==> build 17: inputs <==
## unified_computing_system
module unified_computing_system (
    input      [15:0] d_a,           
    input      [15:0] d_b,           
    input      [1:0]  op_code,       
    input             clk,
    input             rstn,
    input             en_a,           
    input             en_b,           
    input             en_result,      
    input             cin,            
    input             bin,            
    output reg [31:0] result,         
    output reg [15:0] remainder,      
    output reg        cout,           
    output reg        bout,           
    output reg        overflow_flag,  
    output reg        error_flag      
);
    wire [15:0] q_a;            
    wire [15:0] q_b;            
    wire [15:0] sum_result;
    wire        sum_cout;
    wire [15:0] diff_result;
    wire        diff_bout;
    wire [31:0] product_result;
    wire [15:0] quotient_result;
    wire [15:0] remainder_result;
    reg [31:0] temp_result;
    reg [15:0] temp_remainder;
    reg        temp_cout;
  ...
make LEC_CHECK=0 ABC_AREA=1 CAP_MARGIN=15 CELL_PAD_IN_SITES_DETAIL_PLACEMENT=1 CELL_PAD_IN_SITES_GLOBAL_PLACEMENT=3 CORE_MARGIN=2 CORE_UTILIZATION=52 CTS_CLUSTER_SIZE=71 GPL_ROUTABILITY_DRIVEN=0 GPL_TIMING_DRIVEN=0 HOLD_SLACK_MARGIN=0.02 MAX_ROUTING_LAYER=met4 PLACE_DENSITY=0.54 SETUP_SLACK_MARGIN=5.0 SLEW_MARGIN=5 TNS_END_PERCENT=95 finish   # period 40.3 ns
run.sh (not shown) runs the stock make flow with config.mk's settings and CLKGATE_MAP_FILE=.
==> build 22 (differences from build 17) <==
==> flow/config.mk (replaced) <==
export PLATFORM = sky130hd
export DESIGN_NAME = unified_computing_system
export DESIGN_NICKNAME = unified_computing_system
export VERILOG_FILES = /design/flow/design.v
export SDC_FILE = /design/flow/constraint.sdc
export NUM_CORES = 4
export LEC_CHECK = 0
export ABC_AREA = 1
export CAP_MARGIN = 20
export CELL_PAD_IN_SITES_GLOBAL_PLACEMENT = 0
export CORE_MARGIN = 2
export CORE_UTILIZATION = 72
export GPL_ROUTABILITY_DRIVEN = 0
export PLACE_DENSITY_LB_ADDON = 0.04
export SLEW_MARGIN = 20
export TNS_END_PERCENT = 5
==> flow/constraint.sdc (replaced) <==
create_clock -name core_clock -period 25.1 [get_ports {clk}]
set_input_delay 5.0200 -clock core_clock [delete_from_list [all_inputs] [get_ports {clk}]]
set_output_delay 5.0200 -clock core_clock [all_outputs]
set_load 0.01 [all_outputs]
==> comparison table <==
Horiz. Die Dim: build 22 176.2 µm; build 17 206.7 µm
Yosys Instances: build 22 3094; build 17 3094
Mux frac, synth: build 22 0; build 17 0
Area share of the leading cell type in the synthesized netlist: build 22 0.1865; build 17 0.1865
Outcome: build 22 finished with violations; build 17 stopped before the end
Failing step: build 22 -; build 17 3_1_place_gp_skip_io
Layout check failures: build 22 setup timing; build 17 -
Chip Footprint: build 22 31060 µm²; build 17 42710 µm²
Gate count of the mapped netlist: build 22 3094; build 17 3094
Vertical die dimension: build 22 176.2 µm; build 17 206.7 µm
Synth Register Bits: build 22 84; build 17 84
Xor/xnor share: build 22 0.03444; build 17 0.03444
Synth Warn #: build 22 2; build 17 2
Adder-Cell Fraction of Synth Area: build 22 0.3564; build 17 0.3564
FFs w/ async S/R, synth: build 22 0; build 17 0
Core Area: build 22 29400 µm²; build 17 40650 µm²
Fraction of the core area occupied by cells at floorplan: build 22 0.7265; build 17 0.5255
Std-Cell Rows: build 22 63; build 17 74
Count of distinct cell types in the synthesized netlist: build 22 68; build 17 68

========
==> trial 87: inputs <==
==> flow/design.v <==
module subtractor_16bits(
    input [15:0] a,
    input [15:0] b,
    input bin,
    output [15:0] diff,
    output bout
);
    assign {bout, diff} = a - b - bin;
endmodule
module adder_16bits(
    input [15:0] a,
    input [15:0] b,
    input cin,
    output [15:0] sum,
    output cout
);
    assign {cout, sum} = a + b + cin;
endmodule
module multiplier_16bits(
    input [15:0] a,
    input [15:0] b,
    output [31:0] product
);
    assign product = a * b;
endmodule
module divider_16bits(
    input [15:0] dividend,
    input [15:0] divisor,
    output [15:0] quotient,
    output [15:0] remainder
);
    assign quotient = dividend / divisor;
    assign remainder = dividend % divisor;
endmodule
module dff_16bit (
    input      [15:0] d,
    input             clk,
    input             rstn,
    input             en,
    output reg [15:0] q
);
    always @(posedge clk) begin
        if (!rstn)
            q <= 16'b0;
        else if (en)
            q <= d;
    end
endmodule
module unified_computing_system (
    input      [15:0] d_a,           
    input      [15:0] d_b,           
    input      [1:0]  op_code,       
    input             clk,
    input             rstn,
    input             en_a,           
    input             en_b,           
    input             en_result,      
    input             cin,            
    input             bin,            
    output reg [31:0] result,         
    output reg [15:0] remainder,      
    output reg        cout,           
    output reg        bout,           
    output reg        overflow_flag,  
    output reg        error_flag      
);
    wire [15:0] q_a;            
    wire [15:0] q_b;            
    wire [15:0] sum_result;
    wire        sum_cout;
    wire [15:0] diff_result;
    wire        diff_bout;
    wire [31:0] product_result;
    wire [15:0] quotient_result;
    wire [15:0] remainder_result;
    reg [31:0] temp_result;
    reg [15:0] temp_remainder;
    reg        temp_cout;
    reg        temp_bout;
    reg        temp_overflow;
    reg        temp_error;
    dff_16bit register_a_inst (
        .d   (d_a),
        .clk (clk),
        .rstn(rstn),
        .en  (en_a),
        .q   (q_a)
    );
    dff_16bit register_b_inst (
        .d   (d_b),
        .clk (clk),
        .rstn(rstn),
        .en  (en_b),
        .q   (q_b)
    );
    adder_16bits adder_inst (
        .a   (q_a),
        .b   (q_b),
        .cin (cin),
        .sum (sum_result),
        .cout(sum_cout)
    );
    subtractor_16bits subtractor_inst (
        .a    (q_a),
        .b    (q_b),
        .bin  (bin),
        .diff (diff_result),
        .bout (diff_bout)
    );
    multiplier_16bits multiplier_inst (
        .a      (q_a),
        .b      (q_b),
        .product(product_result)
    );
    divider_16bits divider_inst (
        .dividend (q_a),
        .divisor  (q_b),
        .quotient (quotient_result),
        .remainder(remainder_result)
    );
    always @(*) begin
        temp_result = 32'b0;
        temp_remainder = 16'b0;
        temp_cout = 1'b0;
        temp_bout = 1'b0;
        temp_overflow = 1'b0;
        temp_error = 1'b0;
        case(op_code)
            2'b00: begin  
                temp_result = {16'b0, sum_result};
                temp_cout = sum_cout;
                if ((q_a[15] == q_b[15]) && (sum_result[15] != q_a[15])) begin
                    temp_overflow = 1'b1;
                end
            end
            2'b01: begin  
                temp_result = {16'b0, diff_result};
                temp_bout = diff_bout;
                if ((q_a[15] != q_b[15]) && (diff_result[15] != q_a[15])) begin
                    temp_overflow = 1'b1;
                end
            end
            2'b10: begin  
                temp_result = product_result;
                if (product_result[31:16] != 16'b0 && 
                    product_result[31:16] != 16'hFFFF) begin
                    temp_overflow = 1'b1;
                end
            end
            2'b11: begin  
                if (q_b == 16'b0) begin  
                    temp_result = 32'b0;
                    temp_error = 1'b1;
                end else begin
                    temp_result = {16'b0, quotient_result};  
                    temp_remainder = remainder_result;
                end
            end
            default: begin
            end
        endcase
    end
    always @(posedge clk) begin
        if (!rstn) begin
            result <= 32'b0;
            remainder <= 16'b0;
            cout <= 1'b0;
            bout <= 1'b0;
            overflow_flag <= 1'b0;
            error_flag <= 1'b0;
        end
        else if (en_result) begin
            result <= temp_result;
            remainder <= temp_remainder;
            cout <= temp_cout;
            bout <= temp_bout;
            overflow_flag <= temp_overflow;
            error_flag <= temp_error;
        end
    end
endmodule
==> flow/run.sh <==
#!/bin/bash
# the make line also repeats each setting of config.mk as NAME=value (left out here)
make -C /OpenROAD-flow-scripts/flow DESIGN_CONFIG=/design/flow/config.mk WORK_HOME=/design/flow/orfs CLKGATE_MAP_FILE= finish
==> flow/config.mk <==
export PLATFORM = sky130hd
export DESIGN_NAME = unified_computing_system
export DESIGN_NICKNAME = unified_computing_system
export VERILOG_FILES = /design/flow/design.v
export SDC_FILE = /design/flow/constraint.sdc
export NUM_CORES = 4
export LEC_CHECK = 0
export ABC_AREA = 0
export CAP_MARGIN = 20
export CELL_PAD_IN_SITES_GLOBAL_PLACEMENT = 2
export CORE_MARGIN = 2
export CORE_UTILIZATION = 50
export CTS_CLUSTER_DIAMETER = 301
export CTS_CLUSTER_SIZE = 100
export GPL_ROUTABILITY_DRIVEN = 0
export PLACE_DENSITY = 0.81
export SLEW_MARGIN = 0
export TNS_END_PERCENT = 35
==> flow/constraint.sdc <==
create_clock -name core_clock -period 45.5 [get_ports {clk}]
set_input_delay 9.1000 -clock core_clock [delete_from_list [all_inputs] [get_ports {clk}]]
set_output_delay 9.1000 -clock core_clock [all_outputs]
set_load 0.01 [all_outputs]
==> trial 58: changes against trial 87 <==
Settings changed: ABC_AREA 0 to unset, CELL_PAD_IN_SITES_GLOBAL_PLACEMENT 2 to unset, CORE_UTILIZATION 50 to 68, CTS_CLUSTER_DIAMETER 301 to unset, CTS_CLUSTER_SIZE 100 to unset, GPL_ROUTABILITY_DRIVEN 0 to unset, PLACE_DENSITY 0.81 to unset, PLACE_DENSITY_LB_ADDON set to 0.07, SLEW_MARGIN 0 to 20, TNS_END_PERCENT 35 to 5.
==> flow/constraint.sdc (replaced) <==
create_clock -name core_clock -period 26.0 [get_ports {clk}]
set_input_delay 5.2000 -clock core_clock [delete_from_list [all_inputs] [get_ports {clk}]]
set_output_delay 5.2000 -clock core_clock [all_outputs]
set_load 0.01 [all_outputs]
==> trial 74: changes against trial 87 <==
Settings changed: ABC_AREA 0 to 1, CELL_PAD_IN_SITES_GLOBAL_PLACEMENT 2 to unset, CORE_UTILIZATION 50 to 67, CTS_CLUSTER_DIAMETER 301 to unset, CTS_CLUSTER_SIZE 100 to 97, GPL_ROUTABILITY_DRIVEN 0 to unset, PLACE_DENSITY 0.81 to unset, SLEW_MARGIN 0 to 20, TNS_END_PERCENT 35 to unset.
==> flow/constraint.sdc (replaced) <==
create_clock -name core_clock -period 30.0 [get_ports {clk}]
set_input_delay 6.0000 -clock core_clock [delete_from_list [all_inputs] [get_ports {clk}]]
set_output_delay 6.0000 -clock core_clock [all_outputs]
set_load 0.01 [all_outputs]
==> build 63: changes against trial 87 <==
Settings changed: ABC_AREA 0 to unset, CELL_PAD_IN_SITES_GLOBAL_PLACEMENT 2 to 0, CORE_UTILIZATION 50 to 72, CTS_CLUSTER_DIAMETER 301 to unset, CTS_CLUSTER_SIZE 100 to unset, PLACE_DENSITY 0.81 to unset, PLACE_DENSITY_LB_ADDON set to 0.2, SETUP_SLACK_MARGIN set to 3.57, SLEW_MARGIN 0 to 20, TNS_END_PERCENT 35 to 5.
==> flow/constraint.sdc (replaced) <==
create_clock -name core_clock -period 25.2 [get_ports {clk}]
set_input_delay 5.0400 -clock core_clock [delete_from_list [all_inputs] [get_ports {clk}]]
set_output_delay 5.0400 -clock core_clock [all_outputs]
set_load 0.01 [all_outputs]
==> flow_summary_export.csv <==
group,metric,value,unit
synthesis,synth_area,21400,µm²
status,outcome,"finished clean",
clocking,cts_tree,"built",
layout,n_all_inverters,638,
layout,clkbuf_count,9,
layout,sh_comb_area,0.731,
grt,use_met3,0.0812,
route,vias,20600,
route,routed_via_density,5.83,
(the above is from trial 74)
==> flow_summary_export.csv <==
group,metric,value,unit
final_timing,setup_ws,-0.442,ns
layout,n_all_inverters,327,
route,routed_via_density,6.65,
final_timing,setup-violations-final,17,
synthesis,synth_area,20300,µm²
layout,sh_comb_area,0.738,
layout,clkbuf_count,9,
status,outcome,"complete, but fails checks",
grt,use_met3,0.120,
clocking,cts_tree,"built",
layout,ff_count,84,
status,so_faults,"negative setup slack",
setup_path,cp_num_cells,129,
route,vias,21200,
(the above is from trial 58)
==> flow_summary_export.csv <==
group,metric,value,unit
status,outcome,"did not finish",
status,stop_stage,"5_1_grt",
status,stop_error,"[ERROR GRT-0116] Global routing finished with congestion. Check the congestion regions in the DRC Viewer.",
floorplan,pin_count,93,
grt,use_met3,0.673,
clocking,tritoncts_num_sinks,84,
clocking,root_buffer,"clkbuf_16",
synthesis,netlist_top_cells_count,"inv_1 (321), ha_1 (290), nand2_1 (288)",
synthesis,synth_cell_types,83,
synthesis,synth_area,20300,µm²
(the above is from build 63)
==> flow_summary_export.csv <==
group,metric,value,unit
status,outcome,"finished clean",
layout,largest_class,"logic gates",
clocking,cts_tree,"built",
synthesis,ff_type,"dfxtp_1",
grt,use_met3,0.0551,
layout,n_all_inverters,327,
layout,sh_comb_area,0.765,
route,vias,19100,
route,routed_via_density,6.04,
job,cap_viol_max_count,0,
setup_path,r2r-end,"remainder[10]",
synthesis,synth_area,20300,µm²
final_timing,fin_crit,32.49,ns
clocking,tritoncts_num_sinks,84,
(the above is from trial 87)
